Design cordic, start of the top module:
module cordic(clk, angle, sine, cosine);
  input clk;
  input signed [31:0] angle;  
  output signed [15:0] sine;  
  output signed [15:0] cosine;
  reg signed [15:0] x [0:12];
  reg signed [15:0] y [0:12];
  reg signed [31:0] z [0:12];
  parameter scaling_factor = 19896;  
  wire [1:0] sector;
  assign sector = angle[31:30];
  assign sine = y[12];
  assign cosine = x[12];
  wire signed [31:0] theta [0:12];
  assign theta [ 0] = 'h20000000;   
  assign theta [ 1] = 'h12E4051D;   
  assign theta [ 2] = 'h9FB385B;    
  assign theta [ 3] = 'h51111D4;    
  assign theta [ 4] = 'h28B0D43;    
  assign theta [ 5] = 'h145D7E1;    
  assign theta [ 6] = 'hA2F61E;     
  assign theta [ 7] = 'h517C55;     
  assign theta [ 8] = 'h28BE53;     
  assign theta [ 9] = 'h145F2E;     
  assign theta [10] = 'hA2F98;      
  assign theta [11] = 'h517CC;      
  assign theta [12] = 'h28BE6;      
  always @(posedge clk)
  begin 
    if (sector == 2'b00) begin
	  x[0] <= scaling_factor;
      y[0] <= 0;
      z[0] <= angle;      
    end
    else if  (sector == 2'b11) begin
	  x[0] <= scaling_factor;
      y[0] <= 0;
      z[0] <= angle;      
    end      
    else if (sector == 2'b01) begin
      x[0] <= -0;
      y[0] <= scaling_factor;
      z[0] <= {2'b00,angle[29:0]};      
    end
    else if (sector == 2'b10) begin
      x[0] <= 0;
      y[0] <= -scaling_factor;
      z[0] <= {2'b11,angle[29:0]};
    end
  end
  genvar i;
  generate
    for (i=0; i<13; i=i+1)
      begin
        wire sgn; 
	assign sgn = z[i][31];  
	wire signed [15:0] xnew, ynew;
        assign xnew = x[i] >>> i;  
        assign ynew = y[i] >>> i;
        always @(posedge clk)
          begin
            if (sgn==1)
              begin
                x[i+1] <= x[i]+ynew;
                y[i+1] <= y[i]-xnew;
                z[i+1] <= z[i]+theta[i];
              end
            else
              begin
                x[i+1] <= x[i]-ynew;
                y[i+1] <= y[i]+xnew;
                z[i+1] <= z[i]-theta[i];
              end
          end
      end
  endgenerate
endmodule
Size: ~720 flip-flops, about 0.047 mm² of cells after synthesis.
clock: 6.06 ns
lec_check: 0
cap_margin: 20
cell_pad_in_sites_global_placement: 2
core_margin: 8
core_utilization: 48
cts_cluster_size: 55
gpl_routability_driven: 0
gpl_timing_driven: 0
min_routing_layer: met2
place_density: 0.83
setup_slack_margin: 1.77
slew_margin: 40
tns_end_percent: 5
run.sh (not shown) runs the stock make flow with config.mk's settings and CLKGATE_MAP_FILE=.
The first run passed the timing, design-rule and antenna checks.
Next try:
ABC_AREA = 1   (was default)
CORE_MARGIN = 2   (was 8)
CORE_UTILIZATION = 40   (was 48)
CTS_CLUSTER_SIZE = 10   (was 55)
GPL_ROUTABILITY_DRIVEN = default   (was 0)
GPL_TIMING_DRIVEN = default   (was 0)
MIN_ROUTING_LAYER = default   (was met2)
PLACE_DENSITY = default   (was 0.83)
PLACE_DENSITY_LB_ADDON = 0.12   (was default)
SETUP_SLACK_MARGIN = 0.93   (was 1.77)
SLEW_MARGIN = 5   (was 40)
TNS_END_PERCENT = 30   (was 5)
clock period = 3.5 ns   (was 6.06 ns; I/O delays follow)
Result:
- setup slack gets worse by 1.0 ns
- non-clock buffer count rose by 20
- cell area rose by 29%
- die size rose by 41%
Next try:
ABC_AREA = 0   (was 1)
CAP_MARGIN = 25   (was 20)
CELL_PAD_IN_SITES_GLOBAL_PLACEMENT = default   (was 2)
CORE_ASPECT_RATIO = 0.5   (was default)
CORE_MARGIN = 7   (was 2)
CORE_UTILIZATION = 71   (was 40)
CTS_CLUSTER_SIZE = 57   (was 10)
HOLD_SLACK_MARGIN = 0.25   (was default)
PLACE_DENSITY_LB_ADDON = 0.14   (was 0.12)
SETUP_SLACK_MARGIN = 0.27   (was 0.93)
SLEW_MARGIN = 10   (was 5)
TNS_END_PERCENT = default   (was 30)
Result: Worst setup slack is worse by 0.72 ns; design area decreases by about a fifth; sequential share of layout area increases by 5.9 points.
Next try:
ABC_AREA = 1   (was 0)
CAP_MARGIN = 20   (was 25)
CORE_ASPECT_RATIO = default   (was 0.5)
CORE_MARGIN = 2   (was 7)
CORE_UTILIZATION = 40   (was 71)
CTS_CLUSTER_SIZE = default   (was 57)
After rerunning:
- The changed run finished clean
- wire length increases by 69%
- cell area grows by 23%
- first-iteration DRC count rose by 61%
- utilization shrinks by 37 points
- area after synthesis increases by 27%
- worst setup slack is better by 0.50 ns

* * *

The RTL this note starts from:
==> flow/design.v <==
module cordic(clk, angle, sine, cosine);
  input clk;
  input signed [31:0] angle;  
  output signed [15:0] sine;  
  output signed [15:0] cosine;
  reg signed [15:0] x [0:12];
  reg signed [15:0] y [0:12];
  reg signed [31:0] z [0:12];
  parameter scaling_factor = 19896;  
  wire [1:0] sector;
  assign sector = angle[31:30];
  assign sine = y[12];
  assign cosine = x[12];
  wire signed [31:0] theta [0:12];
  assign theta [ 0] = 'h20000000;   
  assign theta [ 1] = 'h12E4051D;   
  assign theta [ 2] = 'h9FB385B;    
  assign theta [ 3] = 'h51111D4;    
  assign theta [ 4] = 'h28B0D43;    
  assign theta [ 5] = 'h145D7E1;    
  assign theta [ 6] = 'hA2F61E;     
  assign theta [ 7] = 'h517C55;     
  assign theta [ 8] = 'h28BE53;     
  assign theta [ 9] = 'h145F2E;     
  assign theta [10] = 'hA2F98;      
  assign theta [11] = 'h517CC;      
  assign theta [12] = 'h28BE6;      
  always @(posedge clk)
  begin 
    if (sector == 2'b00) begin
	  x[0] <= scaling_factor;
      y[0] <= 0;
      z[0] <= angle;      
    end
    else if  (sector == 2'b11) begin
	  x[0] <= scaling_factor;
      y[0] <= 0;
      z[0] <= angle;      
    end      
    else if (sector == 2'b01) begin
      x[0] <= -0;
      y[0] <= scaling_factor;
      z[0] <= {2'b00,angle[29:0]};      
    end
    else if (sector == 2'b10) begin
      x[0] <= 0;
      y[0] <= -scaling_factor;
      z[0] <= {2'b11,angle[29:0]};
    end
  end
  genvar i;
  generate
    for (i=0; i<13; i=i+1)
      begin
        wire sgn; 
	assign sgn = z[i][31];  
	wire signed [15:0] xnew, ynew;
        assign xnew = x[i] >>> i;  
        assign ynew = y[i] >>> i;
        always @(posedge clk)
          begin
            if (sgn==1)
              begin
                x[i+1] <= x[i]+ynew;
                y[i+1] <= y[i]-xnew;
                z[i+1] <= z[i]+theta[i];
              end
            else
              begin
                x[i+1] <= x[i]-ynew;
                y[i+1] <= y[i]+xnew;
                z[i+1] <= z[i]-theta[i];
              end
          end
      end
  endgenerate
endmodule
export LEC_CHECK = 0
export CAP_MARGIN = 10
export CORE_MARGIN = 2
export CORE_UTILIZATION = 72
export CTS_CLUSTER_DIAMETER = 147
export PLACE_DENSITY = 0.63
export SETUP_SLACK_MARGIN = 0.49
export SLEW_MARGIN = 20
create_clock -name core_clock -period 3.43 [get_ports {clk}]
The starting point completed, yet does not pass: negative setup slack.
Change:
--- a/flow/config.mk
+++ b/flow/config.mk
@@ -8 +8 @@
-export CAP_MARGIN = 10
+export CAP_MARGIN = 20
@@ -11,3 +11,2 @@
-export CTS_CLUSTER_DIAMETER = 147
-export PLACE_DENSITY = 0.63
-export SETUP_SLACK_MARGIN = 0.49
+export CTS_CLUSTER_DIAMETER = 202
+export CTS_CLUSTER_SIZE = 14
==> flow/constraint.sdc (replaced) <==
create_clock -name core_clock -period 1.79 [get_ports {clk}]
set_input_delay 0.3580 -clock core_clock [delete_from_list [all_inputs] [get_ports {clk}]]
set_output_delay 0.3580 -clock core_clock [all_outputs]
set_load 0.01 [all_outputs]
The new run died in detailed placement; synthesized area does not change; synthesized cell count stays the same; die area stays the same.

* * *

RTL: the design.v shown in full above, as it stands there.
export LEC_CHECK = 0
export ABC_AREA = 1
export CAP_MARGIN = 20
export CORE_ASPECT_RATIO = 1.12
export CORE_MARGIN = 2
export CORE_UTILIZATION = 72
export CTS_CLUSTER_SIZE = 98
export SLEW_MARGIN = 20
create_clock -name core_clock -period 1.03 [get_ports {clk}]
The baseline aborted during clock tree synthesis (4_1_cts) with DPL-0038.
Edit:
- ABC_AREA: 1 -> not set
- CORE_ASPECT_RATIO: 1.12 -> not set
- CTS_CLUSTER_DIAMETER: not set -> 147
- CTS_CLUSTER_SIZE: 98 -> not set
- SETUP_SLACK_MARGIN: not set -> 0.49
- clock period: 1.03 -> 3.43 ns (I/O delays scaled with it)
Now the flow completed, yet does not pass: setup timing.
Synthesized cell count is lower by 44%.
Die area goes down by 21%.
Synthesized area came out lower by 21%.
Edit:
- CTS_CLUSTER_DIAMETER: 147 -> not set
- CTS_CLUSTER_SIZE: not set -> 43
- GPL_ROUTABILITY_DRIVEN: not set -> 1
- PLACE_DENSITY: not set -> 0.64
- SETUP_SLACK_MARGIN: 0.49 -> -0.23
- SLEW_MARGIN: 20 -> 40
- clock period: 3.43 -> 2.99 ns (I/O delays scaled with it)
The changed run completed, yet does not pass: setup timing.
Wire length goes down by 23%.
Utilization drops by 4.2 points.
Via count is lower by 8.8%.
Sequential share of layout area went up by 0.95 points.
Edit:
- ABC_AREA: not set -> 0
- CORE_ASPECT_RATIO: not set -> 0.88
- CORE_UTILIZATION: 72 -> 58
- CTS_CLUSTER_SIZE: 43 -> 57
- PLACE_DENSITY: 0.64 -> not set
- SETUP_SLACK_MARGIN: -0.23 -> 1.23
- SLEW_MARGIN: 40 -> 5
- clock period: 2.99 -> 4.74 ns (I/O delays scaled with it)
The changed run ran to the end with no violations.
Via count fell by 13%.
Final cell count fell by 5.4%.
Utilization fell by 23 points.
Setup slack gets better by 1.6 ns.
Routed wire length fell by 19%.
Edit:
- ABC_AREA: 0 -> not set
- CORE_ASPECT_RATIO: 0.88 -> not set
- CORE_UTILIZATION: 58 -> 40
- CTS_CLUSTER_SIZE: 57 -> not set
- GPL_ROUTABILITY_DRIVEN: 1 -> not set
- SETUP_SLACK_MARGIN: 1.23 -> not set
- SLEW_MARGIN: 5 -> 20
- clock period: 4.74 -> 3.41 ns (I/O delays scaled with it)
Cell area rose by 3.2%.
Synthesized cell count does not change.
Critical path depth falls by 1.
Worst setup slack is worse by 1.1 ns.
Routed wire length fell by 1.4%.
Via count came out higher by 0.30%.
Count of clock-buffer cells in the layout decreases by 9.
Fmax is higher by 6.2%.
Non-clock buffer count grows by 102.
Edit:
- CAP_MARGIN: 20 -> 5
- CORE_UTILIZATION: 40 -> 72
- CTS_CLUSTER_DIAMETER: not set -> 147
- PLACE_DENSITY: not set -> 0.63
- SETUP_SLACK_MARGIN: not set -> 0.49
- clock period: 3.41 -> 3.43 ns (I/O delays scaled with it)
What happened: Now the flow finished with setup timing left. Non-clock buffer count came out higher by 314. Global-route usage increases by 17 points. Cell area goes up by 11%. Sequential cell count does not change. First-iteration DRC count came out higher to 3.5 times its value. Via count goes up by 25%.

* * *

Starts from the design.v that is shown in full above.
==> flow/config.mk <==
export PLATFORM = sky130hd
export DESIGN_NAME = cordic
export DESIGN_NICKNAME = cordic
export VERILOG_FILES = /design/flow/design.v
export SDC_FILE = /design/flow/constraint.sdc
export NUM_CORES = 4
export LEC_CHECK = 0
export ABC_AREA = 1
export CAP_MARGIN = 10
export CELL_PAD_IN_SITES_DETAIL_PLACEMENT = 2
export CELL_PAD_IN_SITES_GLOBAL_PLACEMENT = 2
export CORE_ASPECT_RATIO = 0.5
export CORE_MARGIN = 2
export CORE_UTILIZATION = 40
export CTS_CLUSTER_SIZE = 10
export GPL_ROUTABILITY_DRIVEN = 0
export GPL_TIMING_DRIVEN = 1
export HOLD_SLACK_MARGIN = 0.19
export MAX_ROUTING_LAYER = met5
export PLACE_DENSITY_LB_ADDON = 0.19
export SLEW_MARGIN = 5
export TNS_END_PERCENT = 70
==> flow/constraint.sdc <==
create_clock -name core_clock -period 3.5 [get_ports {clk}]
set_input_delay 0.7000 -clock core_clock [delete_from_list [all_inputs] [get_ports {clk}]]
set_output_delay 0.7000 -clock core_clock [all_outputs]
set_load 0.01 [all_outputs]
The starting point passed the timing, design-rule and antenna checks.
Next try:
CAP_MARGIN = 20   (was 10)
CELL_PAD_IN_SITES_DETAIL_PLACEMENT = unset   (was 2)
CELL_PAD_IN_SITES_GLOBAL_PLACEMENT = unset   (was 2)
CORE_ASPECT_RATIO = unset   (was 0.5)
CORE_UTILIZATION = 72   (was 40)
GPL_ROUTABILITY_DRIVEN = unset   (was 0)
GPL_TIMING_DRIVEN = unset   (was 1)
HOLD_SLACK_MARGIN = unset   (was 0.19)
MAX_ROUTING_LAYER = unset   (was met5)
PLACE_DENSITY = 0.42   (was unset)
PLACE_DENSITY_LB_ADDON = unset   (was 0.19)
SLEW_MARGIN = 20   (was 5)
TNS_END_PERCENT = unset   (was 70)
clock period = 2.59 ns   (was 3.5 ns; I/O delays follow)
With this change the flow completed, yet does not pass: negative setup slack.
Via count came out lower slightly.
Global-route usage goes up by 6.6 points.
Final cell count shrinks by a few percent.
Maximum frequency climbs by a quarter to a third.
Critical path depth goes up by 3.
Cell area grows by a few percent.
Register-to-register slack gets worse by 280 ps.
Area after synthesis is unchanged.
Non-clock buffer count is higher by 121.
Next try:
CORE_UTILIZATION = 40   (was 72)
PLACE_DENSITY = unset   (was 0.42)
PLACE_DENSITY_LB_ADDON = 0.12   (was unset)
SETUP_SLACK_MARGIN = 0.93   (was unset)
TNS_END_PERCENT = 30   (was unset)
clock period = 3.5 ns   (was 2.59 ns; I/O delays follow)
After rerunning:
- Now the flow finished with timing, DRC and antenna clean
- setup slack is better by 970 ps
- global-route usage went down by 15 points
- synthesized cell count is unchanged
- routed wire length went up by 4.8%
Next try:
CAP_MARGIN = 35   (was 20)
CORE_UTILIZATION = 71   (was 40)
CTS_CLUSTER_SIZE = 57   (was 10)
HOLD_SLACK_MARGIN = 0.25   (was unset)
PLACE_DENSITY_LB_ADDON = 0.14   (was 0.12)
SETUP_SLACK_MARGIN = 0.27   (was 0.93)
SLEW_MARGIN = 10   (was 20)
TNS_END_PERCENT = unset   (was 30)
=> The changed run went through all stages and came out clean. Worst hold slack improved by 12 ps. Cell count came out lower by 8.0%. Cell area came out lower by 5.0%. Utilization came out higher by 32 points. Setup slack got worse by 360 ps. Global-route usage came out higher by 14 points. Non-clock buffer count came out lower by 48. Wire length came out lower by 8.2%.

* * *

Starts from the design.v that is shown in full above.
==> flow/config.mk <==
export PLATFORM = sky130hd
export DESIGN_NAME = cordic
export DESIGN_NICKNAME = cordic
export VERILOG_FILES = /design/flow/design.v
export SDC_FILE = /design/flow/constraint.sdc
export NUM_CORES = 4
export LEC_CHECK = 0
export ABC_AREA = 1
export CAP_MARGIN = 40
export CORE_MARGIN = 2
export CORE_UTILIZATION = 72
export CTS_CLUSTER_SIZE = 10
export HOLD_SLACK_MARGIN = 0.3
export PLACE_DENSITY = 0.42
export SLEW_MARGIN = 20
==> flow/constraint.sdc <==
create_clock -name core_clock -period 2.59 [get_ports {clk}]
set_input_delay 0.5180 -clock core_clock [delete_from_list [all_inputs] [get_ports {clk}]]
set_output_delay 0.5180 -clock core_clock [all_outputs]
set_load 0.01 [all_outputs]
The first run finished with setup timing left.
Change:
Settings changed: ABC_AREA 1 to not set, CAP_MARGIN 40 to 20, CORE_UTILIZATION 72 to 40, CTS_CLUSTER_SIZE 10 to not set, HOLD_SLACK_MARGIN 0.3 to not set, PLACE_DENSITY 0.42 to not set.
Clock period 2.59 ns to 3.5 ns, I/O delays scaled along.
This time the run completed without violations.
Setup slack gets better by 0.20 ns.
Synthesized area is lower by 21%.
Non-clock buffer count shrinks by 47.
Cell area decreases by 20%.
Via count came out lower by about 40%.
Global-route usage shrinks by 22 points.
Change:
Settings changed: CORE_UTILIZATION 40 to 60, CTS_CLUSTER_SIZE set to 98.
Clock period 3.5 ns to 2.78 ns, I/O delays scaled along.
With this change the flow completed and failed the layout checks on setup timing.
Count of clock-buffer cells in the layout is unchanged.
Fmax grows by a few percent.
Core utilization grows by 40 points.
Global-route usage grows by 13 points.
Hold slack barely changes.
Setup slack is worse by 0.51 ns.
Change:
Settings changed: CTS_CLUSTER_SIZE 98 to not set.
Clock period 2.78 ns to 3.41 ns, I/O delays scaled along.
What happened: With this change the flow produced a clean layout; final cell count fell by about a fifth; wire length shrinks by a quarter to a third; global-route usage fell by 4.3 points.
Change:
Settings changed: CORE_ASPECT_RATIO set to 0.88, CORE_UTILIZATION 60 to 58, CTS_CLUSTER_SIZE set to 57, GPL_ROUTABILITY_DRIVEN set to 1, SLEW_MARGIN 20 to 40.
Clock period 3.41 ns to 4.74 ns, I/O delays scaled along.
Global-route usage fell by 1.4 points; via count fell by 2.3%; wire length fell by 2.6%; final cell count fell by 1.9%.
